try-fjord:
==> flow/design.v (excerpt) <==
module axi_gpio_expanded
#(
    parameter C_ALL_INPUTS        = 0,             
    parameter C_ALL_OUTPUTS       = 0,             
    parameter C_GPIO_WIDTH        = 32,            
    parameter C_DOUT_DEFAULT      = 32'h00000000,  
    parameter C_TRI_DEFAULT       = 32'hFFFFFFFF,  
    parameter C_IS_DUAL           = 1,             
    parameter C_ALL_INPUTS_2      = 0,             
    parameter C_ALL_OUTPUTS_2     = 0,             
    parameter C_GPIO2_WIDTH       = 32,            
    parameter C_DOUT_DEFAULT_2    = 32'h00000000,  
    parameter C_TRI_DEFAULT_2     = 32'hFFFFFFFF,  
    parameter C_INTERRUPT_PRESENT = 1              
)
(
    input logic ACLK,     
    input logic ARESETn,  
    input  logic              [8:2] AWADDR,    
    input  logic              [2:0] AWPROT,    
    input  logic                    AWVALID,   
    output logic                    AWREADY,   
    input  logic             [31:0] WDATA,   
    input  logic              [3:0] WSTRB,   
    input  logic                    WVALID,  
    output logic                    WREADY,  
    output logic              [1:0] BRESP,   
    output logic                    BVALID,  
    input  logic                    BREADY,  
    input  logic              [8:2] ARADDR,    
    input  logic              [2:0] ARPROT,    
  ...
Size: ~300 flip-flops, about 0.011 sq mm of cells after synthesis.
clock: 1.73 ns
lec_check: 0
abc_area: 0
cap_margin: 20
cell_pad_in_sites_detail_placement: 0
cell_pad_in_sites_global_placement: 0
core_aspect_ratio: 0.99
core_margin: 2
core_utilization: 72
gpl_routability_driven: 0
gpl_timing_driven: 1
max_routing_layer: met5
setup_slack_margin: 0.52
slew_margin: 20
tns_end_percent: 5
run.sh (not shown) runs the stock make flow with config.mk's settings and CLKGATE_MAP_FILE=.
try-fjord did not finish: a tool error stopped it during clock tree synthesis.
For try-violet, these inputs were changed with respect to try-fjord:
# try-fjord
export LEC_CHECK = 0
export ABC_AREA = 0
export CAP_MARGIN = 20
export CELL_PAD_IN_SITES_DETAIL_PLACEMENT = 0
export CELL_PAD_IN_SITES_GLOBAL_PLACEMENT = 0
export CORE_ASPECT_RATIO = 0.99
export CORE_MARGIN = 2
export CORE_UTILIZATION = 72
export GPL_ROUTABILITY_DRIVEN = 0
export GPL_TIMING_DRIVEN = 1
export MAX_ROUTING_LAYER = met5
export SETUP_SLACK_MARGIN = 0.52
export SLEW_MARGIN = 20
export TNS_END_PERCENT = 5
create_clock -name core_clock -period 1.73 [get_ports {ACLK}]
# try-violet
export LEC_CHECK = 0
export ABC_AREA = 0
export CAP_MARGIN = 20
export CELL_PAD_IN_SITES_DETAIL_PLACEMENT = 0
export CELL_PAD_IN_SITES_GLOBAL_PLACEMENT = 0
export CORE_ASPECT_RATIO = 0.99
export CORE_MARGIN = 2
export CORE_UTILIZATION = 67
export CTS_CLUSTER_SIZE = 37
export GPL_ROUTABILITY_DRIVEN = 0
export GPL_TIMING_DRIVEN = 1
export MAX_ROUTING_LAYER = met5
export SLEW_MARGIN = 20
create_clock -name core_clock -period 1.87 [get_ports {ACLK}]
==> results <==
- Cmp try-violet vs try-fjord: horizontal die size higher in try-violet
- Half-perimeter wire length after detailed placement in try-violet vs try-fjord: down 5.5 mm
- try-violet vs try-fjord: total instance count after detailed placement up slightly
- In the reports for try-violet and try-fjord, the smaller die area belongs to try-fjord.
- try-fjord did not finish; the tool stopped in clock tree synthesis with error DPL-0038.
- For try-violet, the flow was terminated by a tool error in global routing and produced no final design.
#### Input delta (try-tundra over try-violet)
# try-violet
export LEC_CHECK = 0
export ABC_AREA = 0
export CAP_MARGIN = 20
export CELL_PAD_IN_SITES_DETAIL_PLACEMENT = 0
export CELL_PAD_IN_SITES_GLOBAL_PLACEMENT = 0
export CORE_ASPECT_RATIO = 0.99
export CORE_MARGIN = 2
export CORE_UTILIZATION = 67
export CTS_CLUSTER_SIZE = 37
export GPL_ROUTABILITY_DRIVEN = 0
export GPL_TIMING_DRIVEN = 1
export MAX_ROUTING_LAYER = met5
export SLEW_MARGIN = 20
create_clock -name core_clock -period 1.87 [get_ports {ACLK}]
# try-tundra
export LEC_CHECK = 0
export ABC_AREA = 0
export CAP_MARGIN = 20
export CELL_PAD_IN_SITES_DETAIL_PLACEMENT = 0
export CELL_PAD_IN_SITES_GLOBAL_PLACEMENT = 0
export CORE_ASPECT_RATIO = 1.01
export CORE_MARGIN = 2
export CORE_UTILIZATION = 66
export CTS_CLUSTER_SIZE = 74
export GPL_ROUTABILITY_DRIVEN = 0
export GPL_TIMING_DRIVEN = 1
export HOLD_SLACK_MARGIN = 0.3
export MAX_ROUTING_LAYER = met5
export SLEW_MARGIN = 20
create_clock -name core_clock -period 1.73 [get_ports {ACLK}]
==> results <==
- try-tundra did not make it past clock tree synthesis, where a tool error ended it.
- [compare] base=try-violet new=try-tundra: yosys synthesis chip area shows no meaningful change; yosys cell count comparable; distinct cell type count of the synthesized netlist has remained practically unchanged; row count climbed 2.2%.
- Number of storage elements in the synthesis netlist: try-tundra vs try-violet identical
- Higher post-placement cell count among try-tundra and try-violet: try-tundra
- Diff try-tundra..try-violet | summed instance area of the synthesized netlist | unchanged
- Against try-violet, area of the die in try-tundra rose slightly.
- Sort try-tundra and try-violet by share of the core filled by cells before placement asc -> top: try-tundra
[inputs] try-delta vs try-tundra
# try-tundra
export LEC_CHECK = 0
export ABC_AREA = 0
export CAP_MARGIN = 20
export CELL_PAD_IN_SITES_DETAIL_PLACEMENT = 0
export CELL_PAD_IN_SITES_GLOBAL_PLACEMENT = 0
export CORE_ASPECT_RATIO = 1.01
export CORE_MARGIN = 2
export CORE_UTILIZATION = 66
export CTS_CLUSTER_SIZE = 74
export GPL_ROUTABILITY_DRIVEN = 0
export GPL_TIMING_DRIVEN = 1
export HOLD_SLACK_MARGIN = 0.3
export MAX_ROUTING_LAYER = met5
export SLEW_MARGIN = 20
create_clock -name core_clock -period 1.73 [get_ports {ACLK}]
# try-delta
export LEC_CHECK = 0
export CAP_MARGIN = 20
export CORE_MARGIN = 2
export CORE_UTILIZATION = 63
export SLEW_MARGIN = 20
create_clock -name core_clock -period 6.61 [get_ports {ACLK}]
==> results <==
- Horizontal extent of the die ended up about 2.8% higher on try-delta than on try-tundra.
- Total die size of try-delta exceeds that of try-tundra by a few percent.
- Effective utilization at floorplan (higher): try-tundra
- | placement row count | try-delta vs try-tundra | 1 higher |
- try-delta finished every stage and its layout cleared the timing, DRC and antenna checks.

========
Starting RTL as in the previous note.
clock: 3.19 ns
lec_check: 0
abc_area: 0
cap_margin: 20
cell_pad_in_sites_detail_placement: 0
cell_pad_in_sites_global_placement: 0
core_aspect_ratio: 0.51
core_margin: 2
core_utilization: 58
cts_cluster_size: 90
gpl_routability_driven: 1
gpl_timing_driven: 1
max_routing_layer: met4
place_density: 0.35
slew_margin: 20
The first run completed with no timing, DRC or antenna violations.
==> next run, changes <==
- CORE_ASPECT_RATIO: 0.51 -> 1.01
- CTS_CLUSTER_SIZE: 90 -> unset
- GPL_ROUTABILITY_DRIVEN: 1 -> 0
- MAX_ROUTING_LAYER: met4 -> met5
- PLACE_DENSITY: 0.35 -> unset
- clock period: 3.19 -> 1.73 ns (I/O delays scaled with it)
What happened: This time the run finished but failed the layout checks on negative setup slack; first-iteration DRC count grows by 25%; total power goes up by 91%; clock skew rose by 0.014 ns; final cell count is higher by about 3.5%; combinational power rose by about 100%; synthesized area is unchanged; critical path depth does not change; non-clock buffer count rose by 62; setup slack degrades by 0.84 ns.
==> next run, changes <==
- CORE_ASPECT_RATIO: 1.01 -> 0.99
- CORE_UTILIZATION: 58 -> 72
- SETUP_SLACK_MARGIN: unset -> 0.51
- TNS_END_PERCENT: unset -> 5
Outcome:
- The changed run died in 4_1_cts
- die area shrinks by 19%
- synthesized cell count stays the same
- synthesized area does not change
==> next run, changes <==
- ABC_AREA: 0 -> unset
- CELL_PAD_IN_SITES_DETAIL_PLACEMENT: 0 -> unset
- CELL_PAD_IN_SITES_GLOBAL_PLACEMENT: 0 -> unset
- CORE_ASPECT_RATIO: 0.99 -> unset
- CORE_UTILIZATION: 72 -> 11
- GPL_ROUTABILITY_DRIVEN: 0 -> unset
- GPL_TIMING_DRIVEN: 1 -> unset
- MAX_ROUTING_LAYER: met5 -> unset
- SETUP_SLACK_MARGIN: 0.51 -> unset
- TNS_END_PERCENT: 5 -> unset
- clock period: 1.73 -> 6.61 ns (I/O delays scaled with it)
What happened: With this change the flow completed with no timing, DRC or antenna violations. Synthesized area is unchanged. Die size rises to 6.3 times its value. Synthesized cell count does not change.
==> next run, changes <==
- CORE_UTILIZATION: 11 -> 30
- clock period: 6.61 -> 3.04 ns (I/O delays scaled with it)
The new run produced a clean layout.
Clock skew drops by 0.0060 ns.
Cell area decreases by 7.2%.
Register-to-register slack is worse by 3.4 ns.
Worst setup slack gets worse by 2.4 ns.
Via count is lower by 2.3%.
First-iteration DRC count went down by 11%.
Synthesized area stays the same.
Core utilization is higher by 26 points.
Wire length drops by 29%.

========
Starting RTL as in the previous note.
==> flow/config.mk <==
export PLATFORM = sky130hd
export DESIGN_NAME = axi_gpio_expanded
export DESIGN_NICKNAME = axi_gpio_expanded
export VERILOG_FILES = /design/flow/design.v
export SDC_FILE = /design/flow/constraint.sdc
export NUM_CORES = 4
export LEC_CHECK = 0
export CAP_MARGIN = 20
export CORE_MARGIN = 2
export CORE_UTILIZATION = 59
export SLEW_MARGIN = 20
==> flow/constraint.sdc <==
create_clock -name core_clock -period 3.29 [get_ports {ACLK}]
set_input_delay 0.6580 -clock core_clock [delete_from_list [all_inputs] [get_ports {ACLK}]]
set_output_delay 0.6580 -clock core_clock [all_outputs]
set_load 0.01 [all_outputs]
Rerun with:
Settings changed: CORE_UTILIZATION 59 to 66, CTS_CLUSTER_SIZE set to 62.
Clock period 3.29 ns to 4.09 ns, I/O delays scaled along.
=> Wire length goes up by 23%; power goes down by 18%; clock power goes down by 18%; clock skew barely changes; cell area goes down by 0.39%; die size goes down by 10%; via count goes up by 11%; hold slack is better by 0.0066 ns; critical path depth does not change; setup slack is better by 0.46 ns; combinational power goes down by 15%.
Rerun with:
Settings changed: CORE_UTILIZATION 66 to 40, CTS_CLUSTER_SIZE 62 to not set, SETUP_SLACK_MARGIN set to 0.44.
Clock period 4.09 ns to 3.04 ns, I/O delays scaled along.
First-iteration DRC count shrinks by 50%.
Sequential share of layout area decreases by 0.94 points.
Utilization fell by 35 points.
Die size goes up by 63%.
Design area came out higher by 2.3%.
Total power is higher by 39%.
Clock power climbs by 47%.
Hold slack got worse by 0.0054 ns.
Wire length is lower by 13%.
Sequential power grows by 34%.
Clock skew climbs by 0.0081 ns.
Rerun with:
Settings changed: CORE_UTILIZATION 40 to 68, CTS_CLUSTER_SIZE set to 20, SETUP_SLACK_MARGIN 0.44 to not set.
Clock period 3.04 ns to 1.99 ns, I/O delays scaled along.
Effect:
- This time the run ended with an error in global routing
- die area drops by 40%
- area after synthesis stays the same
- synthesized cell count is unchanged
Power and IR drop assume default switching activity.
